==> inputs of run D <==
==> flow/design.v (excerpt) <==
module Test1
    #(   
    parameter W_IN        = 16,
    parameter W_IN_MODULE = 26,
    parameter BWIDTH      = 18,
    parameter FILTERWIDTH = 13,
    parameter AWIDTH      = 30,
    parameter DWIDTH      = 27,
    parameter DFWIDTH     = 18,
    parameter RWIDTH      = 8,
    parameter RFWIDTH     = 6,
    parameter DSPWIDTH    = 48,
    parameter MULTWIDTH   = DWIDTH + W_IN ,
    parameter RZEROS      = DFWIDTH - RFWIDTH,
    parameter W_OUT       = 16
) (
    input  wire clk,
    input  wire rst,
    input  wire [W_IN -1:0  	] s_chans_dataI,
    input  wire [W_IN -1:0  	] s_chans_dataQ,
    input  wire              	  s_chans_valid,
    input  wire [FILTERWIDTH-1:0] Filter_Coefficient,
    input  wire [FILTERWIDTH-1:0] Error_Coefficient,
    input  wire [RWIDTH-1:0     ] R_level,
    output wire              	  Valid_Out,
    output wire [W_IN_MODULE-1:0] OutputI,
    output wire [W_IN_MODULE-1:0] OutputQ
);
wire        [W_IN_MODULE:0] Module_Out;  
wire signed [DSPWIDTH-1:0 ] EMA_Out ;    
wire signed [DWIDTH+6:0   ] EMA_Out_Shift;  
wire signed [DWIDTH-1:0   ] EMA_Out_Round;  
wire        [DWIDTH-1:0   ] R_with_zeros;
wire signed [DSPWIDTH-1:0 ] Error_Out ;
wire signed [DWIDTH+6:0   ] Error_Out_Shift;  
wire signed [DWIDTH-1:0   ] Error_Out_Round;  
wire valid_connection,valid_error,valid_out_error;
reg   [0:0]  Valid_1,Valid_2;
reg  signed [W_IN-1:0       ] received_Qsignal;
reg  signed [W_IN-1:0       ] received_Isignal;
reg  signed [MULTWIDTH-1:0  ] first_Qmult;
reg  signed [MULTWIDTH-1:0  ] first_Imult;
wire signed [W_IN_MODULE-1:0] first_Qmult_round ;
  ...
Settings: LEC_CHECK=0, ABC_AREA=1, CAP_MARGIN=20, CORE_ASPECT_RATIO=0.5, CORE_MARGIN=2, CORE_UTILIZATION=72, CTS_CLUSTER_DIAMETER=366, CTS_CLUSTER_SIZE=100, PLACE_DENSITY=0.38, SETUP_SLACK_MARGIN=-0.5, SLEW_MARGIN=20, TNS_END_PERCENT=10; clock period 5.64 ns.
run.sh (not shown) runs the stock make flow with config.mk's settings and CLKGATE_MAP_FILE=.
==> run C: changes against run D <==
ABC_AREA = default   (was 1)
CAP_MARGIN = 0   (was 20)
CORE_ASPECT_RATIO = default   (was 0.5)
CTS_CLUSTER_DIAMETER = 360   (was 366)
CTS_CLUSTER_SIZE = 22   (was 100)
PLACE_DENSITY = 0.65   (was 0.38)
SETUP_SLACK_MARGIN = 0.92   (was -0.5)
TNS_END_PERCENT = default   (was 10)
==> flow/constraint.sdc (replaced) <==
create_clock -name core_clock -period 7.75 [get_ports {clk}]
set_input_delay 1.5500 -clock core_clock [delete_from_list [all_inputs] [get_ports {clk}]]
set_output_delay 1.5500 -clock core_clock [all_outputs]
set_load 0.01 [all_outputs]
==> results <==
Between run D and run C, the lower area after synthesis is in run C (gap 9.3%, measured against run C).
Run D never finished: it broke off in global routing (5_1_grt). Run C produced a layout that fails on negative setup slack.
Of run C and run D, run D has the higher synthesized cell count (gap 25%, measured against run D).
In run C the die area is lower than in run D, by about 9%.

* * *

==> run a <==
==> flow/design.v <==
`timescale 1ns / 1ps
module Module_of_number
#(   
    parameter W_IN = 26,
    parameter W_OUT = 27
) (
    input  wire [W_IN -1:0 ] Input_a,
    input  wire [W_IN -1:0 ] Input_b,
    output wire [W_OUT-1:0 ] Output
);
wire  sign_a ;
wire  sign_b ;    
reg   [W_IN-1:0] module_a; 
reg   [W_IN-1:0] module_b;
assign  sign_a = Input_a[W_IN-1];
assign  sign_b = Input_b[W_IN-1];
always @* begin : async_proc
    case (sign_a)
        1'b0 : module_a =  Input_a;
        1'b1 : module_a = -Input_a;
    endcase
    case (sign_b)
        1'b0 : module_b =  Input_b;
        1'b1 : module_b = -Input_b;
    endcase
end
assign Output  = module_a + module_b;
endmodule
`timescale 1ns / 1ps
module EMA_Module
#(   
    parameter BWIDTH = 13,
    parameter DWIDTH = 27,
    parameter OUTWIDTH = 48   
) (
    input  wire clk,
    input  wire rst,
    input  wire [BWIDTH-1:0     ] Filter_Coefficient,
    input  wire [DWIDTH-1:0     ] Port_Data,
    input  wire                   Valid,
    output wire                   Valid_out_ema,
    output wire [OUTWIDTH-1:0   ] Filter_Out
);
reg        [DWIDTH-1:0]   Data;
reg        [BWIDTH-1:0]   Coeff_2;
reg        [BWIDTH-1:0]   Coeff_1;
reg signed [DWIDTH-1:0]   Pread; 
reg signed [OUTWIDTH-1:0] accum;
reg signed [OUTWIDTH-1:0] c;
reg Valid_1,Valid_2,Valid_3;
wire signed [DWIDTH+6:0] accum_shift ;
wire signed [DWIDTH-1:0] accum_raunding ;
assign accum_shift    = accum[OUTWIDTH-1:14   ];  
assign accum_raunding = accum_shift[DWIDTH-1:0];  
always @(posedge clk) begin
  if (rst) begin
    Data    <= 0;
    Coeff_1 <= 0;
    Coeff_2 <= 0;
    Pread   <= 0;
    accum   <= 0;
    c       <= 0;
    Valid_1 <= 1'b0;
    Valid_2 <= 1'b0;
    Valid_3 <= 1'b0;
  end else begin
    Valid_1 <= Valid;
    if (Valid) begin
        Data    <= Port_Data;
    end
    Coeff_1 <= Filter_Coefficient;
    Valid_2 <= Valid_1;
    Pread   <= $signed({1'b0,Data})  - accum_raunding;  
    Coeff_2 <= Coeff_1;
    if (Valid_2) begin
        accum   <= $signed({{5{1'b0}},Coeff_2}) * Pread + c;
        Valid_3 <= Valid_2;
    end
    if (Valid_3) begin
        c     <= accum;
    end
  end
end
assign Filter_Out = accum;
assign Valid_out_ema  = Valid_2;
endmodule
`timescale 1ns / 1ps
module Error
#(   
    parameter BWIDTH = 13,
    parameter AWIDTH = 27,
    parameter DWIDTH = 8,
    parameter OUTWIDTH = 48   
) (
    input  wire clk,
    input  wire rst,
    input  wire [BWIDTH-1:0     ] Error_Coefficient,
    input  wire [AWIDTH-1:0     ] Port_Data_A,
    input  wire [DWIDTH-1:0     ] R_level,
    input  wire                   Valid,
    output wire                   Valid_out_error,
    output wire [OUTWIDTH-1:0   ] Error_Out
);
reg signed [AWIDTH-1:0]   Data;
reg        [BWIDTH-1:0]   Coeff_2;
reg        [BWIDTH-1:0]   Coeff_1;
reg signed [DWIDTH-1:0]   Pread;
reg        [DWIDTH-1:0]   R_trig; 
reg signed [OUTWIDTH-1:0] accum;
reg signed [OUTWIDTH-1:0] c;
reg Valid_1,Valid_2;
always @(posedge clk) begin
  if (rst) begin
	R_trig  <= 0;
	Valid_1 <= 1'b0;
	Coeff_1 <= 0;
	Data    <= 0;
	Pread   <= 0;
	Valid_2 <= 1'b0;
	Coeff_2 <= 0;
	accum   <= 0;
	c       <= 0;
  end else begin
	R_trig  <= R_level;
	Valid_1 <= Valid;
	Coeff_1 <= Error_Coefficient;
	Data    <= Port_Data_A;
    Pread   <= $signed({1'b0,R_trig})  - Data;
	Valid_2 <= Valid_1;
	Coeff_2 <= Coeff_1;
	if (Valid_2) begin
		accum <= $signed({{5{1'b0}},Coeff_2}) * Pread + c;
	end
	c <= accum;
  end
end
assign Valid_out_error = Valid_2;
assign Error_Out = accum;
endmodule
`timescale 1ns / 1ps
module Test1
    #(   
    parameter W_IN        = 16,
    parameter W_IN_MODULE = 26,
    parameter BWIDTH      = 18,
    parameter FILTERWIDTH = 13,
    parameter AWIDTH      = 30,
    parameter DWIDTH      = 27,
    parameter DFWIDTH     = 18,
    parameter RWIDTH      = 8,
    parameter RFWIDTH     = 6,
    parameter DSPWIDTH    = 48,
    parameter MULTWIDTH   = DWIDTH + W_IN ,
    parameter RZEROS      = DFWIDTH - RFWIDTH,
    parameter W_OUT       = 16
) (
    input  wire clk,
    input  wire rst,
    input  wire [W_IN -1:0  	] s_chans_dataI,
    input  wire [W_IN -1:0  	] s_chans_dataQ,
    input  wire              	  s_chans_valid,
    input  wire [FILTERWIDTH-1:0] Filter_Coefficient,
    input  wire [FILTERWIDTH-1:0] Error_Coefficient,
    input  wire [RWIDTH-1:0     ] R_level,
    output wire              	  Valid_Out,
    output wire [W_IN_MODULE-1:0] OutputI,
    output wire [W_IN_MODULE-1:0] OutputQ
);
wire        [W_IN_MODULE:0] Module_Out;  
wire signed [DSPWIDTH-1:0 ] EMA_Out ;    
wire signed [DWIDTH+6:0   ] EMA_Out_Shift;  
wire signed [DWIDTH-1:0   ] EMA_Out_Round;  
wire        [DWIDTH-1:0   ] R_with_zeros;
wire signed [DSPWIDTH-1:0 ] Error_Out ;
wire signed [DWIDTH+6:0   ] Error_Out_Shift;  
wire signed [DWIDTH-1:0   ] Error_Out_Round;  
wire valid_connection,valid_error,valid_out_error;
reg   [0:0]  Valid_1,Valid_2;
reg  signed [W_IN-1:0       ] received_Qsignal;
reg  signed [W_IN-1:0       ] received_Isignal;
reg  signed [MULTWIDTH-1:0  ] first_Qmult;
reg  signed [MULTWIDTH-1:0  ] first_Imult;
wire signed [W_IN_MODULE-1:0] first_Qmult_round ;
wire signed [W_IN_MODULE-1:0] first_Imult_round ;
wire signed [W_IN-1:0       ] Satureted_real;
wire signed [W_IN-1:0       ] Satureted_imag;
reg  signed [W_IN_MODULE-1:0] Q_out_reg;
reg  signed [W_IN_MODULE-1:0] I_out_reg;
    assign Valid_Out  = valid_out_error;
    assign OutputQ    = Q_out_reg;
    assign OutputI    = I_out_reg;
always @(posedge clk) begin
  if (rst) begin
    received_Isignal <= 0;
    received_Qsignal <= 0;
    first_Imult      <= 0;
    first_Qmult      <= 0;
    Valid_1          <= 1'b0;
    Valid_2          <= 1'b0;
    I_out_reg        <= 0;
    Q_out_reg        <= 0;
  end else begin
    if(s_chans_valid) begin
        received_Isignal <= s_chans_dataI;  
        received_Qsignal <= s_chans_dataQ;  
    end
    first_Imult <= received_Isignal * Error_Out_Round;  
    first_Qmult <= received_Qsignal * Error_Out_Round;  
    Valid_1     <= s_chans_valid;
    Valid_2     <= Valid_1;
    if (Valid_Out)begin
        I_out_reg     <= first_Imult_round;  
        Q_out_reg     <= first_Qmult_round;  
    end
  end
 end
assign EMA_Out_Shift = EMA_Out[DSPWIDTH-1:14];  
assign EMA_Out_Round = EMA_Out_Shift[DWIDTH-1:0];  
assign R_with_zeros = {R_level,{RZEROS{1'b0}}};
assign Error_Out_Shift = Error_Out[DSPWIDTH-1:10];  
assign Error_Out_Round = Error_Out_Shift[DWIDTH-1:0];  
assign first_Imult_round = first_Imult[MULTWIDTH-1:17];  
assign first_Qmult_round = first_Qmult[MULTWIDTH-1:17];  
    Module_of_number #(
        .W_IN(W_IN_MODULE),  
        .W_OUT(W_IN_MODULE+1)  
    ) inst_Module_of_number (
        .Input_a   (first_Imult_round),
        .Input_b   (first_Qmult_round),
        .Output    (Module_Out)
    );
    EMA_Module #(
        .BWIDTH(FILTERWIDTH),  
        .DWIDTH(DWIDTH),  
        .OUTWIDTH(DSPWIDTH) 
    ) inst_EMA_Module (
        .clk  (clk),
        .rst  (rst),
        .Filter_Coefficient (Filter_Coefficient),
        .Port_Data (Module_Out) ,
        .Valid (Valid_2),
        .Valid_out_ema (valid_error),
        .Filter_Out (EMA_Out)
    );
    Error #(
        .BWIDTH(FILTERWIDTH),
        .AWIDTH(DWIDTH),
        .DWIDTH(DWIDTH),
        .OUTWIDTH(DSPWIDTH)
    ) inst_Error (
        .clk               (clk),
        .rst               (rst),
        .Error_Coefficient (Error_Coefficient),
        .Port_Data_A       (EMA_Out_Round),
        .R_level           (R_with_zeros),
        .Valid             (valid_error),
        .Valid_out_error   (valid_out_error),
        .Error_Out         (Error_Out)
    );
endmodule
==> flow/run.sh <==
#!/bin/bash
# the make line also repeats each setting of config.mk as NAME=value (left out here)
make -C /OpenROAD-flow-scripts/flow DESIGN_CONFIG=/design/flow/config.mk WORK_HOME=/design/flow/orfs CLKGATE_MAP_FILE= finish
==> flow/config.mk <==
export PLATFORM = sky130hd
export DESIGN_NAME = Test1
export DESIGN_NICKNAME = Test1
export VERILOG_FILES = /design/flow/design.v
export SDC_FILE = /design/flow/constraint.sdc
export NUM_CORES = 4
export LEC_CHECK = 0
export CAP_MARGIN = 40
export CORE_MARGIN = 2
export CORE_UTILIZATION = 72
export CTS_CLUSTER_DIAMETER = 100
export CTS_CLUSTER_SIZE = 13
export GPL_ROUTABILITY_DRIVEN = 1
export MAX_ROUTING_LAYER = met5
export MIN_ROUTING_LAYER = met1
export PLACE_DENSITY_LB_ADDON = 0.28
export SLEW_MARGIN = 20
export TNS_END_PERCENT = 100
==> flow/constraint.sdc <==
create_clock -name core_clock -period 7.54 [get_ports {clk}]
set_input_delay 1.5080 -clock core_clock [delete_from_list [all_inputs] [get_ports {clk}]]
set_output_delay 1.5080 -clock core_clock [all_outputs]
set_load 0.01 [all_outputs]
==> run b (differences from run a) <==
- ABC_AREA: unset -> 1
- CELL_PAD_IN_SITES_GLOBAL_PLACEMENT: unset -> 2
- CORE_ASPECT_RATIO: unset -> 0.71
- CORE_MARGIN: 2 -> 3
- CORE_UTILIZATION: 72 -> 18
- CTS_CLUSTER_SIZE: 13 -> 26
- GPL_ROUTABILITY_DRIVEN: 1 -> 0
- MIN_ROUTING_LAYER: met1 -> met2
- PLACE_DENSITY_LB_ADDON: 0.28 -> 0.06
- SETUP_SLACK_MARGIN: unset -> 0.97
==> flow/constraint.sdc (replaced) <==
create_clock -name core_clock -period 8.94 [get_ports {clk}]
set_input_delay 1.7880 -clock core_clock [delete_from_list [all_inputs] [get_ports {clk}]]
set_output_delay 1.7880 -clock core_clock [all_outputs]
set_load 0.01 [all_outputs]
==> deck_impl_summary.md <==
Key Metrics from the Run

Global route
  – Initial antenna violation count: 2
  – Gr busiest metal: met3
  – GRT Total Usage: 24.92%

Timing
  – Setup ws final: ~1.2 ns

Status
  – Status: no timing/DRC/antenna violations

Final layout
  – Comb area: between 0.06 and 0.07 mm²

Critical path
  – Buf/Inv on CP: 14

Power
  – P_sw: 0.005021 W

Yosys
  – Syn_area_per_cell: about 7.4 µm²
(the above is from run b)
==> deck_impl_summary.md <==
Key Metrics from the Run

Status
  – Status: failed layout checks
  – Layout violations: setup timing

Timing
  – Setup ws final: -0.5878 ns
  – Final setup viols: 30
(the above is from run a)
Power and IR drop assume default switching activity.
